==> inputs of run a <==
==> flow/design.v <==
module division(input clk, input rst, input start, input [31:0] dividendo, divisor,
                output [31:0] cociente, residuo, output done);
reg [31:0] shift_register;
reg [31:0] pre_divisor;
reg [31:0] cont;
reg idle;                       
reg done_r;                     
reg [15:0] resta, pre_cocido, res, cocido;
always @ (posedge clk) begin
  done_r <= 1'b0;
  if (rst) begin
    idle = 1'b1;
  end else if (idle) begin
    if (start) begin
      cont = 32'b0;
      shift_register = {8'b0, dividendo[15:0]};
      pre_cocido = 16'b0;
      pre_divisor = divisor;
      shift_register = shift_register << 1;
      cont = cont + 1'b1;
      idle = 1'b0;
    end
  end else begin
    if (cont < 5'd17) begin
      if (shift_register[31:16] < pre_divisor[15:0]) begin
        pre_cocido = pre_cocido << 1;
      end else begin
        resta = shift_register[31:16] - pre_divisor[15:0];
        pre_cocido = pre_cocido << 1;
        pre_cocido[0] = 1'b1;
        shift_register[31:16] = resta;
      end
      shift_register = shift_register << 1;
      cont = cont + 1'b1;
    end else begin
      cocido = pre_cocido;
      res = shift_register[31:16]>>1;
      idle = 1'b1;
      done_r <= 1'b1;
    end
  end
end
assign cociente = {16'b0, cocido};
assign residuo = {16'b0, res};
assign done = done_r;
endmodule
==> flow/run.sh <==
#!/bin/bash
# the make line also repeats each setting of config.mk as NAME=value (left out here)
make -C /OpenROAD-flow-scripts/flow DESIGN_CONFIG=/design/flow/config.mk WORK_HOME=/design/flow/orfs CLKGATE_MAP_FILE= finish
==> flow/config.mk <==
export PLATFORM = sky130hd
export DESIGN_NAME = division
export DESIGN_NICKNAME = division
export VERILOG_FILES = /design/flow/design.v
export SDC_FILE = /design/flow/constraint.sdc
export NUM_CORES = 4
export LEC_CHECK = 0
export CAP_MARGIN = 20
export CORE_ASPECT_RATIO = 1.88
export CORE_MARGIN = 2
export CORE_UTILIZATION = 68
export CTS_CLUSTER_DIAMETER = 399
export CTS_CLUSTER_SIZE = 98
export PLACE_DENSITY = 0.6
export SETUP_SLACK_MARGIN = -0.91
export SLEW_MARGIN = 20
export TNS_END_PERCENT = 65
==> flow/constraint.sdc <==
create_clock -name core_clock -period 10.0 [get_ports {clk}]
set_input_delay 2.0000 -clock core_clock [delete_from_list [all_inputs] [get_ports {clk}]]
set_output_delay 2.0000 -clock core_clock [all_outputs]
set_load 0.01 [all_outputs]
==> inputs of run b, as changes to run a <==
CORE_ASPECT_RATIO = not set   (was 1.88)
CORE_UTILIZATION = 72   (was 68)
CTS_CLUSTER_DIAMETER = 357   (was 399)
CTS_CLUSTER_SIZE = not set   (was 98)
PLACE_DENSITY = 0.37   (was 0.6)
SETUP_SLACK_MARGIN = -0.19   (was -0.91)
TNS_END_PERCENT = not set   (was 65)
==> flow/constraint.sdc (replaced) <==
create_clock -name core_clock -period 2.46 [get_ports {clk}]
set_input_delay 0.4920 -clock core_clock [delete_from_list [all_inputs] [get_ports {clk}]]
set_output_delay 0.4920 -clock core_clock [all_outputs]
set_load 0.01 [all_outputs]
==> inputs of run c, as changes to run a <==
CORE_ASPECT_RATIO = not set   (was 1.88)
CORE_UTILIZATION = 66   (was 68)
CTS_CLUSTER_DIAMETER = not set   (was 399)
CTS_CLUSTER_SIZE = 41   (was 98)
PLACE_DENSITY = not set   (was 0.6)
SETUP_SLACK_MARGIN = 0.73   (was -0.91)
TNS_END_PERCENT = not set   (was 65)
==> flow/constraint.sdc (replaced) <==
create_clock -name core_clock -period 2.46 [get_ports {clk}]
set_input_delay 0.4920 -clock core_clock [delete_from_list [all_inputs] [get_ports {clk}]]
set_output_delay 0.4920 -clock core_clock [all_outputs]
set_load 0.01 [all_outputs]
==> inputs of run d, as changes to run a <==
CORE_ASPECT_RATIO = not set   (was 1.88)
CORE_UTILIZATION = 72   (was 68)
CTS_CLUSTER_DIAMETER = not set   (was 399)
CTS_CLUSTER_SIZE = 40   (was 98)
PLACE_DENSITY = not set   (was 0.6)
SETUP_SLACK_MARGIN = 0.71   (was -0.91)
TNS_END_PERCENT = not set   (was 65)
==> flow/constraint.sdc (replaced) <==
create_clock -name core_clock -period 2.46 [get_ports {clk}]
set_input_delay 0.4920 -clock core_clock [delete_from_list [all_inputs] [get_ports {clk}]]
set_output_delay 0.4920 -clock core_clock [all_outputs]
set_load 0.01 [all_outputs]
==> qor summary <==
| metric | run b | run d | run c | run a |
|---|---|---|---|---|
| Result of the run | failed layout checks | aborted with a tool error | aborted with a tool error | finished clean |
| Failing step | - | clock tree synthesis (4_1_cts) | global routing (5_1_grt) | - |
| Layout check failures | negative setup slack | - | - | - |
| Filler cell count | 233 | - | - | 506 |
| Worst ir drop on vdd | 0.5438 mV | - | - | 0.1633 mV |
| TritonCTS clock tree | built | - | - | built |
| Sum of negative setup slack | -9.233 ns | - | - | 0 ns |
| Worst hold-check path type | register to register | - | - | register to register |
| CP Depth | 9 | - | - | 5 |
| Worst slack at placement | -0.1500 ns | -0.03908 ns | 0.02750 ns | 4.908 ns |
| Crit path kind | register to register | - | - | input pin to register |
| Comb/total area | 27.99% | - | - | 28.51% |
| Resized Gates After CTS | 4 | - | 96 | 0 |
| Power in combinational cells | 0.597 mW | - | - | 0.112 mW |
| Cell at the root of the clock tree | sky130_fd_sc_hd__clkbuf_8 | - | sky130_fd_sc_hd__clkbuf_8 | sky130_fd_sc_hd__clkbuf_16 |
| ANT nets after route | 0 | - | - | 0 |
| Category of the worst setup path capture point | register | - | - | register |

---

==> inputs of willow <==
Starts from the design.v that is shown in full above.
clock: 3.96 ns
lec_check: 0
abc_area: 0
cap_margin: 0
cell_pad_in_sites_global_placement: 3
core_margin: 4
core_utilization: 26
cts_cluster_diameter: 233
gpl_timing_driven: 0
hold_slack_margin: 0.18
place_density_lb_addon: 0.05
slew_margin: 20
run.sh (not shown) runs the stock make flow with config.mk's settings and CLKGATE_MAP_FILE=.
==> inputs of ember, as changes to willow <==
--- a/flow/config.mk
+++ b/flow/config.mk
@@ -8,10 +8,14 @@
 export ABC_AREA = 0
 export CAP_MARGIN = 0
+export CELL_PAD_IN_SITES_DETAIL_PLACEMENT = 2
 export CELL_PAD_IN_SITES_GLOBAL_PLACEMENT = 3
-export CORE_MARGIN = 4
-export CORE_UTILIZATION = 26
+export CORE_MARGIN = 9
+export CORE_UTILIZATION = 41
 export CTS_CLUSTER_DIAMETER = 233
-export GPL_TIMING_DRIVEN = 0
+export CTS_CLUSTER_SIZE = 98
+export GPL_TIMING_DRIVEN = 1
 export HOLD_SLACK_MARGIN = 0.18
+export MAX_ROUTING_LAYER = met4
 export PLACE_DENSITY_LB_ADDON = 0.05
-export SLEW_MARGIN = 20
+export SETUP_SLACK_MARGIN = 0.86
+export SLEW_MARGIN = 35
==> qor summary <==
Status: ember timing/DRC/antenna clean; willow timing/DRC/antenna clean
Largest voltage drop on the vdd net: ember 0.323 mV; willow 0.241 mV
Seq. pwr: ember 1590 uW; willow 1580 uW
Detailed Place HPWL: ember 10600 um; willow 9450 um
Switching power: ember 844 uW; willow 833 uW
Period utilisation layout: ember 71.3%; willow 77.8%
Met2 routed WL: ember 8280 um; willow 5790 um
Number of global-route vias before repair: ember 4496; willow 3894
Slew of the pin with the lowest slew margin: ember 728 ps; willow 1010 ps
Relative contribution of the clock network to total power: ember 49.2%; willow 43.2%
Clock skew: ember 13.7 ps; willow 8.38 ps
PD cells: ember 483 mW/mm^2; willow 416 mW/mm^2
Final non-filler cell area: ember 0.00769 mm^2; willow 0.00803 mm^2
End of the worst register-to-register path: ember shift_register[28]; willow shift_register[23]
Post-route minimum period: ember 2830 ps; willow 3080 ps
Via/cell ratio: ember 5.17; willow 4.08
WL/cell: ember 21.4 um; willow 14.2 um
Number of inserted filler cells in the final layout: ember 1396; willow 2375
Total detailed-routing wirelength: ember 16200 um; willow 13300 um
Power and IR drop assume default switching activity.
